## try-yarrow
// mipse
module mipse(
input clk, rst_n,
input [32-1:0] instr,
input [32-1:0] readdata,
output reg [32-1:0] pc,
output [32-1:0] aluout,
output [32-1:0] writedata,
output memwrite);
Settings: LEC_CHECK=0, CAP_MARGIN=20, CORE_MARGIN=2, CORE_UTILIZATION=58, CTS_CLUSTER_SIZE=37, SLEW_MARGIN=20; clock period 8.13 ns.
run.sh (not shown) runs the stock make flow with config.mk's settings and CLKGATE_MAP_FILE=.
try-yarrow ran in full, but the layout does not pass; the checks complain about setup timing.
Input-level comparison between try-quartz and try-yarrow:
--- a/flow/config.mk
+++ b/flow/config.mk
@@ -8,5 +8,4 @@
 export CAP_MARGIN = 20
 export CORE_MARGIN = 2
-export CORE_UTILIZATION = 58
-export CTS_CLUSTER_SIZE = 37
+export CORE_UTILIZATION = 40
 export SLEW_MARGIN = 20
==> flow/constraint.sdc <==
create_clock -name core_clock -period 10.0 [get_ports {clk}]
set_input_delay 2.0000 -clock core_clock [delete_from_list [all_inputs] [get_ports {clk}]]
set_output_delay 2.0000 -clock core_clock [all_outputs]
set_load 0.01 [all_outputs]
### Flow results
try-quartz: no failed stages, no open violations at the end. try-yarrow → try-quartz: layout overhead on the synthesized area dropped 4.6 points, register-to-register slack climbed 1170 ps, setup slack after placement climbed 1620 ps. In the final reports, the cell area of try-quartz is smaller than that of try-yarrow. try-quartz vs try-yarrow: die area up in try-quartz.
Input-level comparison between try-lagoon and try-quartz:
--- a/flow/config.mk
+++ b/flow/config.mk
@@ -6,6 +6,15 @@
 export NUM_CORES = 4
 export LEC_CHECK = 0
+export ABC_AREA = 1
 export CAP_MARGIN = 20
+export CELL_PAD_IN_SITES_DETAIL_PLACEMENT = 0
+export CELL_PAD_IN_SITES_GLOBAL_PLACEMENT = 0
+export CORE_ASPECT_RATIO = 1.1
 export CORE_MARGIN = 2
-export CORE_UTILIZATION = 40
-export SLEW_MARGIN = 20
+export CORE_UTILIZATION = 72
+export CTS_CLUSTER_DIAMETER = 336
+export CTS_CLUSTER_SIZE = 72
+export PLACE_DENSITY = 0.36
+export SETUP_SLACK_MARGIN = 3.51
+export SLEW_MARGIN = 10
+export TNS_END_PERCENT = 90
==> flow/constraint.sdc <==
create_clock -name core_clock -period 12.8 [get_ports {clk}]
set_input_delay 2.5600 -clock core_clock [delete_from_list [all_inputs] [get_ports {clk}]]
set_output_delay 2.5600 -clock core_clock [all_outputs]
set_load 0.01 [all_outputs]
[summary]
- Flow for try-lagoon halted at 5_1_grt, error code GRT-0232.
- try-lagoon against try-quartz: worst-case setup slack after placement rose by 2340 ps; chip area line of the yosys report has increased; die area fell by about 40%.
- Share of cell area taken by muxes after synthesis, try-quartz and try-lagoon: higher on try-quartz
--- input diff try-lagoon..try-juniper ---
==> flow/config.mk <==
export PLATFORM = sky130hd
export DESIGN_NAME = mipse
export DESIGN_NICKNAME = mipse
export VERILOG_FILES = /design/flow/design.v
export SDC_FILE = /design/flow/constraint.sdc
export NUM_CORES = 4
export LEC_CHECK = 0
export CAP_MARGIN = 20
export CORE_MARGIN = 2
export CORE_UTILIZATION = 58
export CTS_CLUSTER_SIZE = 36
export SLEW_MARGIN = 20
==> flow/constraint.sdc <==
create_clock -name core_clock -period 8.17 [get_ports {clk}]
set_input_delay 1.6340 -clock core_clock [delete_from_list [all_inputs] [get_ports {clk}]]
set_output_delay 1.6340 -clock core_clock [all_outputs]
set_load 0.01 [all_outputs]
[summary]
try-juniper ran in full, but the layout does not pass; the checks complain about setup timing. Cmp try-juniper vs try-lagoon: post-synthesis instance total lower in try-juniper. Die size in try-juniper is 0.023 mm^2 above try-lagoon. The x dimension of the die of try-juniper exceeds that of try-lagoon by about 14%. Area after synthesis in try-juniper is 4.9% below try-lagoon.

---

north:
Starting RTL as in the previous note.
make LEC_CHECK=0 ABC_AREA=0 CAP_MARGIN=20 CELL_PAD_IN_SITES_DETAIL_PLACEMENT=0 CELL_PAD_IN_SITES_GLOBAL_PLACEMENT=0 CORE_ASPECT_RATIO=1.1 CORE_MARGIN=3 CORE_UTILIZATION=61 CTS_CLUSTER_SIZE=26 SLEW_MARGIN=20 TNS_END_PERCENT=90 finish   # period 5.5 ns
To summarise north: no stage aborted, but the layout did not pass its checks, failing on setup timing.
[inputs] south vs north
Settings: putting SETUP_SLACK_MARGIN at 1.44 where nothing was set; clearing CELL_PAD_IN_SITES_DETAIL_PLACEMENT, which used to be 0; clearing CORE_ASPECT_RATIO, which used to be 1.1; swapping 61 for 66 in CORE_UTILIZATION; swapping 3 for 2 in CORE_MARGIN; clearing TNS_END_PERCENT, which used to be 90; clearing CELL_PAD_IN_SITES_GLOBAL_PLACEMENT, which used to be 0; swapping 26 for 36 in CTS_CLUSTER_SIZE.
## What came out
The log for south ends in global routing with error GRT-0232, so the run never completed.
Of south and north, the run reporting the lower HPWL reported at the end of detailed placement was north.
Taking south over north, the count of standard-cell rows ratio works out to 0.923.
north has lower count of instances resized after the clock tree is built than south.
Die size: south vs north down 8.5%
Comparing south against north, there is no change at all in number of synthesized flops with an enable pin.
Instance count after placement with tap cells included is higher on north
On south: clock buffer count from CTS is about 1.4% higher than what north gave.
> inputs changed (south -> east)
Settings: removing ABC_AREA (formerly 0); changing CORE_UTILIZATION from 66 to 28; removing SETUP_SLACK_MARGIN (formerly 1.44); removing CTS_CLUSTER_SIZE (formerly 36); changing the clock period (ns, I/O delays scaled along) from 5.5 to 9.9.
east ran to completion and came out clean on the timing, DRC and antenna checks. east ended with more placement-stage worst setup slack than south. Changes observed in east relative to south: total cells reported by yosys after synthesis now sits at about the same level; initial core utilization now sits lower; post-synth area from yosys stat now sits at about the same level; post-CTS setup buffer count now sits lower; area fraction in mux cells now sits at about the same level. Number of nets at floorplan came out exactly the same in south and east. The die used by east is larger than the one used by south. Of the two candidates, south has the worse estimated wirelength of the detail-placed design and east the better one. Synthesized cell count: east vs south identical. Diff south -> east | vertical die size | up by more than half.
The following lists how west was set up differently from east:
Settings: swapping 28 for 58 in CORE_UTILIZATION; swapping 9.9 for 5.5 in the clock period (ns, I/O delays scaled along).
Notes after the runs:
In west the implementation completed, yet the final layout does not meet the checks, the culprit being setup timing. Comparing east and west, the lower arrival time of data at the critical path endpoint is on west. Delta(delay of the slowest critical-path stage, west - east) > 0. Compared to east, the router laid down more metal wire for west. Compared with east, west shows a total die size that is 51% lower. Compared with east, west shows a higher vias after detailed routing. Startpoint of the worst setup timing path = rsE[1]$_DFF_PN0_: east; startpoint of the worst setup timing path = rtE[1]$_DFF_PN0_: west. east has a lower met3 layer wire length in the routed design than west.
